== try-maple ==
Design uart_top, start of the top module:
module uart_top #(
    parameter   OPERAND_WIDTH = 512,
    parameter   ADDER_WIDTH   = 128,
    parameter   NBYTES        = OPERAND_WIDTH / 8,  
    parameter   CLK_FREQ      = 125_000_000,
    parameter   BAUD_RATE     = 7_812_500    
  )  
  (
    input   wire   iClk, iRst,
    input   wire   iRx,
    output  wire   oTx
  );
Size in the first run: about 3200 flip-flops, roughly 120000 sq um of cells after synthesis.
clock: 2.75 ns
lec_check: 0
cap_margin: 20
cell_pad_in_sites_detail_placement: 2
core_aspect_ratio: 0.88
core_margin: 2
core_utilization: 20
gpl_timing_driven: 1
max_routing_layer: met4
min_routing_layer: met1
place_density: 0.44
slew_margin: 25
run.sh (not shown) runs the stock make flow with config.mk's settings and CLKGATE_MAP_FILE=.
try-maple: complete, dirty (setup timing)
Input changes introduced in try-yarrow (baseline for comparison: try-maple):
Settings: MAX_ROUTING_LAYER no longer set, was met4; SLEW_MARGIN now 20, was 25; MIN_ROUTING_LAYER no longer set, was met1; PLACE_DENSITY no longer set, was 0.44; CORE_UTILIZATION now 26, was 20; CORE_ASPECT_RATIO no longer set, was 0.88; CELL_PAD_IN_SITES_DETAIL_PLACEMENT no longer set, was 2; GPL_TIMING_DRIVEN no longer set, was 1; the clock period (ns, I/O delays scaled along) now 8.14, was 2.75.
Results
- try-yarrow ended with every stage complete and zero timing, DRC or antenna violations.
- try-maple ended up with MP_ADDER_INST.regResult[500] as its end point of the critical path; try-yarrow ended up with MP_ADDER_INST.regResult[509].
- try-yarrow vs try-maple: core utilization up in try-yarrow
- Largest net degree at the start of global routing ended up 110% higher on try-yarrow than on try-maple.
- | final worst-path setup slack | try-yarrow vs try-maple | 4880 ps higher |
- Between try-maple and try-yarrow, area growth from synthesis to final layout decreased.
- Of the two values seen for timing startpoint of the critical path, MP_ADDER_INST.regB_Q[41] was produced by try-yarrow and MP_ADDER_INST.regA_Q[72] by try-maple.
- Relative to try-maple, the total length of routed met3 wires measured on try-yarrow has increased by more than 10%.
Input-level comparison between try-cedar and try-yarrow:
Settings: swapping 26 for 40 in CORE_UTILIZATION; swapping 8.14 for 8.0 in the clock period (ns, I/O delays scaled along).
Compared with try-yarrow, try-cedar improves worst hold margin. Post-route core utilization: try-yarrow and try-cedar compared, lower one is try-yarrow. From try-yarrow to try-cedar the numbers moved as follows: time the worst path needs with I/O delays and setup -69 ps; fmax saw an increase; post-route worst setup slack decreased 71 ps; remaining global-route overflow ~0 delta. Summary of try-cedar over try-yarrow: sequential cell count held; cell area now smaller; final total negative setup slack held; sequential share of power fell by 0.6 points; signed area change from the synthesized netlist to the final layout now sits lower.
--- input diff try-cedar..try-quartz ---
Settings: CORE_ASPECT_RATIO newly set to 1.62; CTS_CLUSTER_DIAMETER newly set to 293; CTS_CLUSTER_SIZE newly set to 100; GPL_ROUTABILITY_DRIVEN newly set to 0; SLEW_MARGIN changed from 20 to 5; PLACE_DENSITY newly set to 0.42; CORE_UTILIZATION changed from 40 to 59; CELL_PAD_IN_SITES_GLOBAL_PLACEMENT newly set to 2.
==> comparison <==
- try-quartz did not finish: a tool error stopped it during global placement without I/O (3_1_place_gp_skip_io).
- Looking at the reports, try-cedar completed the entire flow and the layout it produced met the timing, DRC and antenna checks.
- Reported for try-cedar and try-quartz, number of instances in the synthesized netlist turned out identical to the last digit.
- Number of placement rows is lower on try-cedar
- On core footprint, the higher figure sits with try-cedar, not try-quartz.
- Comparing try-cedar and try-quartz, the lower overall die area was measured on try-quartz.
- As far as sequential fraction of the synthesis area goes, try-quartz and try-cedar are indistinguishable; the numbers are identical.
Setup changes, try-quartz to try-xenon
Settings: removing CTS_CLUSTER_SIZE (formerly 100); removing PLACE_DENSITY (formerly 0.42); setting SETUP_SLACK_MARGIN to -0.03 for the first time; removing CTS_CLUSTER_DIAMETER (formerly 293); removing CELL_PAD_IN_SITES_GLOBAL_PLACEMENT (formerly 2); removing GPL_ROUTABILITY_DRIVEN (formerly 0); removing CORE_ASPECT_RATIO (formerly 1.62); changing SLEW_MARGIN from 5 to 20; changing CORE_UTILIZATION from 59 to 44; changing the clock period (ns, I/O delays scaled along) from 8.0 to 3.51.
Notes after the runs:
Looking at die size across both flows, try-xenon is the weaker of the two, with try-quartz ahead.
try-xenon -> try-quartz: synthesized chip area reported by yosys delta 0, exact match
Summary of try-xenon over try-quartz: unique cell type count in the Yosys netlist stayed essentially flat; cell row count moved down; basic-gate share of the synthesized area counting and, or, nand and nor cells stayed essentially flat; number of nets at floorplan now sits at about the same level; proportion of synthesized chip area in sequential cells now sits at about the same level.
try-xenon: all stages done; final checks FAILED (setup timing).

---

uart_top again, from the RTL that the note above started with.
// uart_top
module uart_top #(
    parameter   OPERAND_WIDTH = 512,
    parameter   ADDER_WIDTH   = 128,
    parameter   NBYTES        = OPERAND_WIDTH / 8,  
    parameter   CLK_FREQ      = 125_000_000,
    parameter   BAUD_RATE     = 7_812_500    
  )  
  (
    input   wire   iClk, iRst,
    input   wire   iRx,
    output  wire   oTx
  );
==> flow/config.mk <==
export PLATFORM = sky130hd
export DESIGN_NAME = uart_top
export DESIGN_NICKNAME = uart_top
export VERILOG_FILES = /design/flow/design.v
export SDC_FILE = /design/flow/constraint.sdc
export NUM_CORES = 4
export LEC_CHECK = 0
export CAP_MARGIN = 20
export CORE_MARGIN = 2
export CORE_UTILIZATION = 72
export CTS_CLUSTER_DIAMETER = 395
export CTS_CLUSTER_SIZE = 14
export PLACE_DENSITY_LB_ADDON = 0.24
export SETUP_SLACK_MARGIN = -0.29
export SLEW_MARGIN = 20
==> flow/constraint.sdc <==
create_clock -name core_clock -period 3.08 [get_ports {iClk}]
set_input_delay 0.6160 -clock core_clock [delete_from_list [all_inputs] [get_ports {iClk}]]
set_output_delay 0.6160 -clock core_clock [all_outputs]
set_load 0.01 [all_outputs]
The baseline completed, yet does not pass: negative setup slack.
Next try:
CAP_MARGIN = 40   (was 20)
SETUP_SLACK_MARGIN = 0.91   (was -0.29)
The new run reached the layout checks and failed them: negative setup slack.
First-iteration DRC count increases by 11%.
Hold slack gets worse by 0.096 ns.
Setup slack degrades by 0.063 ns.
Global-route usage went down by 0.23 points.
Via count went up by 0.75%.
Die size is unchanged.
Combinational power came out higher by about 4%.
Cell count climbs by 0.34%.
Next try:
CAP_MARGIN = 20   (was 40)
CORE_UTILIZATION = 46   (was 72)
CTS_CLUSTER_DIAMETER = not set   (was 395)
CTS_CLUSTER_SIZE = not set   (was 14)
PLACE_DENSITY_LB_ADDON = not set   (was 0.24)
SETUP_SLACK_MARGIN = not set   (was 0.91)
clock period = 4.2 ns   (was 3.08 ns; I/O delays follow)
This time the run completed without violations.
Design area decreases slightly.
Setup slack gains 0.77 ns.
Worst hold slack gains 0.18 ns.
Register-to-register slack improved by 0.77 ns.
First-iteration DRC count is lower by a quarter to a third.
Via count decreases by a few percent.
Total power came out lower by about a fifth.

---

Starting RTL as in the previous note.
Design uart_top, start of the top module:
module uart_top #(
    parameter   OPERAND_WIDTH = 512,
    parameter   ADDER_WIDTH   = 128,
    parameter   NBYTES        = OPERAND_WIDTH / 8,  
    parameter   CLK_FREQ      = 125_000_000,
    parameter   BAUD_RATE     = 7_812_500    
  )  
  (
    input   wire   iClk, iRst,
    input   wire   iRx,
    output  wire   oTx
  );
  reg [NBYTES*8-1:0] rBuffer1, rBuffer2;
  wire [(NBYTES)*8:0] wBuffer3;
  reg [(NBYTES+1)*8-1:0] rBufferRes;
  localparam s_IDLE         = 3'b000;
  localparam s_WAIT_RX1     = 3'b001;
  localparam s_WAIT_RX2     = 3'b010;
  localparam s_ADDITION     = 3'b011;
  localparam s_TX           = 3'b100;
  localparam s_WAIT_TX      = 3'b101;
  localparam s_DONE         = 3'b110;
  localparam s_WAIT_ADD_SUB = 3'b111;
  reg [2:0]   rFSM;  
  reg         rTxStart;
  reg [7:0]   rTxByte;
  wire        wTxBusy;
  wire        wTxDone;
  wire [7:0] wRxByte;
  wire wRxDone;
  uart_tx #(  .CLK_FREQ(CLK_FREQ), .BAUD_RATE(BAUD_RATE) )
  UART_TX_INST
    (.iClk(iClk),
     .iRst(iRst),
     .iTxStart(rTxStart),
     .iTxByte(rTxByte),
     .oTxSerial(oTx),
     .oTxBusy(wTxBusy),
     .oTxDone(wTxDone)
     );
  uart_rx #( .CLK_FREQ(CLK_FREQ), .BAUD_RATE(BAUD_RATE) )
  UART_RX_INST
  (.iClk(iClk),
   .iRst(iRst),
   .iRxSerial(iRx),
   .oRxByte(wRxByte),
   .oRxDone(wRxDone)
   );
   reg r_StartAdd;
   wire w_DoneAdd;
   mp_adder #( .OPERAND_WIDTH(OPERAND_WIDTH), .ADDER_WIDTH(ADDER_WIDTH) ) MP_ADDER_INST
   (.iClk(iClk),
    .iRst(iRst),
    .iStart(r_StartAdd),
    .iCommand(r_add_sub[0]),
    .iOpA(rBuffer1),
    .iOpB(rBuffer2),
    .oRes(wBuffer3),
    .oDone(w_DoneAdd)
   );
   reg [7:0] r_add_sub;
  reg [$clog2(NBYTES):0] rCnt_Current;
  always @(posedge iClk)
  begin
  if (iRst == 1 ) 
  ...
==> flow/config.mk <==
export PLATFORM = sky130hd
export DESIGN_NAME = uart_top
export DESIGN_NICKNAME = uart_top
export VERILOG_FILES = /design/flow/design.v
export SDC_FILE = /design/flow/constraint.sdc
export NUM_CORES = 4
export LEC_CHECK = 0
export CAP_MARGIN = 20
export CELL_PAD_IN_SITES_DETAIL_PLACEMENT = 2
export CORE_ASPECT_RATIO = 1.0
export CORE_MARGIN = 2
export CORE_UTILIZATION = 17
export CTS_CLUSTER_SIZE = 33
export PLACE_DENSITY_LB_ADDON = 0.21
export SLEW_MARGIN = 40
==> flow/constraint.sdc <==
create_clock -name core_clock -period 6.81 [get_ports {iClk}]
set_input_delay 1.3620 -clock core_clock [delete_from_list [all_inputs] [get_ports {iClk}]]
set_output_delay 1.3620 -clock core_clock [all_outputs]
set_load 0.01 [all_outputs]
Change:
==> flow/config.mk (replaced) <==
export PLATFORM = sky130hd
export DESIGN_NAME = uart_top
export DESIGN_NICKNAME = uart_top
export VERILOG_FILES = /design/flow/design.v
export SDC_FILE = /design/flow/constraint.sdc
export NUM_CORES = 4
export LEC_CHECK = 0
export CAP_MARGIN = 20
export CORE_MARGIN = 2
export CORE_UTILIZATION = 40
export SLEW_MARGIN = 20
==> flow/constraint.sdc (replaced) <==
create_clock -name core_clock -period 4.2 [get_ports {iClk}]
set_input_delay 0.8400 -clock core_clock [delete_from_list [all_inputs] [get_ports {iClk}]]
set_output_delay 0.8400 -clock core_clock [all_outputs]
set_load 0.01 [all_outputs]
Wire length fell by 22%; total power increases by 53%; synthesized area is unchanged; synthesized cell count stays the same; final area is lower by 5.6%; register-to-register slack loses 2.2 ns; combinational power came out higher by 50%.
Change:
--- a/flow/config.mk
+++ b/flow/config.mk
@@ -10 +10 @@
-export CORE_UTILIZATION = 40
+export CORE_UTILIZATION = 58
==> flow/constraint.sdc (replaced) <==
create_clock -name core_clock -period 6.94 [get_ports {iClk}]
set_input_delay 1.3880 -clock core_clock [delete_from_list [all_inputs] [get_ports {iClk}]]
set_output_delay 1.3880 -clock core_clock [all_outputs]
set_load 0.01 [all_outputs]
The changed run ran to the end with no violations.
Worst hold slack gains 0.010 ns.
Count of clock-buffer cells in the layout rose by 16.
Synthesized cell count stays the same.
Change:
--- a/flow/config.mk
+++ b/flow/config.mk
@@ -10 +10,2 @@
-export CORE_UTILIZATION = 58
+export CORE_UTILIZATION = 72
+export SETUP_SLACK_MARGIN = 0.78
==> flow/constraint.sdc (replaced) <==
create_clock -name core_clock -period 3.31 [get_ports {iClk}]
set_input_delay 0.6620 -clock core_clock [delete_from_list [all_inputs] [get_ports {iClk}]]
set_output_delay 0.6620 -clock core_clock [all_outputs]
set_load 0.01 [all_outputs]
Result: With this change the flow finished with setup timing left; routed wire length rises by a few percent; maximum frequency is higher by a quarter to a third; total power came out higher by well over a third; global-route usage rose by 8.5 points; register-to-register slack gets worse by 2.7 ns; design area went up by a few percent; utilization climbs by 19 points; worst setup slack degrades by 2.7 ns.
Change:
--- a/flow/config.mk
+++ b/flow/config.mk
@@ -11 +10,0 @@
-export SETUP_SLACK_MARGIN = 0.78
==> flow/constraint.sdc (replaced) <==
create_clock -name core_clock -period 4.06 [get_ports {iClk}]
set_input_delay 0.8120 -clock core_clock [delete_from_list [all_inputs] [get_ports {iClk}]]
set_output_delay 0.8120 -clock core_clock [all_outputs]
set_load 0.01 [all_outputs]
The new run passed the timing, DRC and antenna checks.
Final cell count drops by 2.5%.
Routed wire length climbs by 0.70%.
Non-clock buffer count drops by 395.
Final area drops by 4.5%.
Area after synthesis is unchanged.
Worst setup slack is better by 0.42 ns.
Fmax drops by 8.4%.
Power figures rest on the tool's default switching activity, not on a simulated workload.
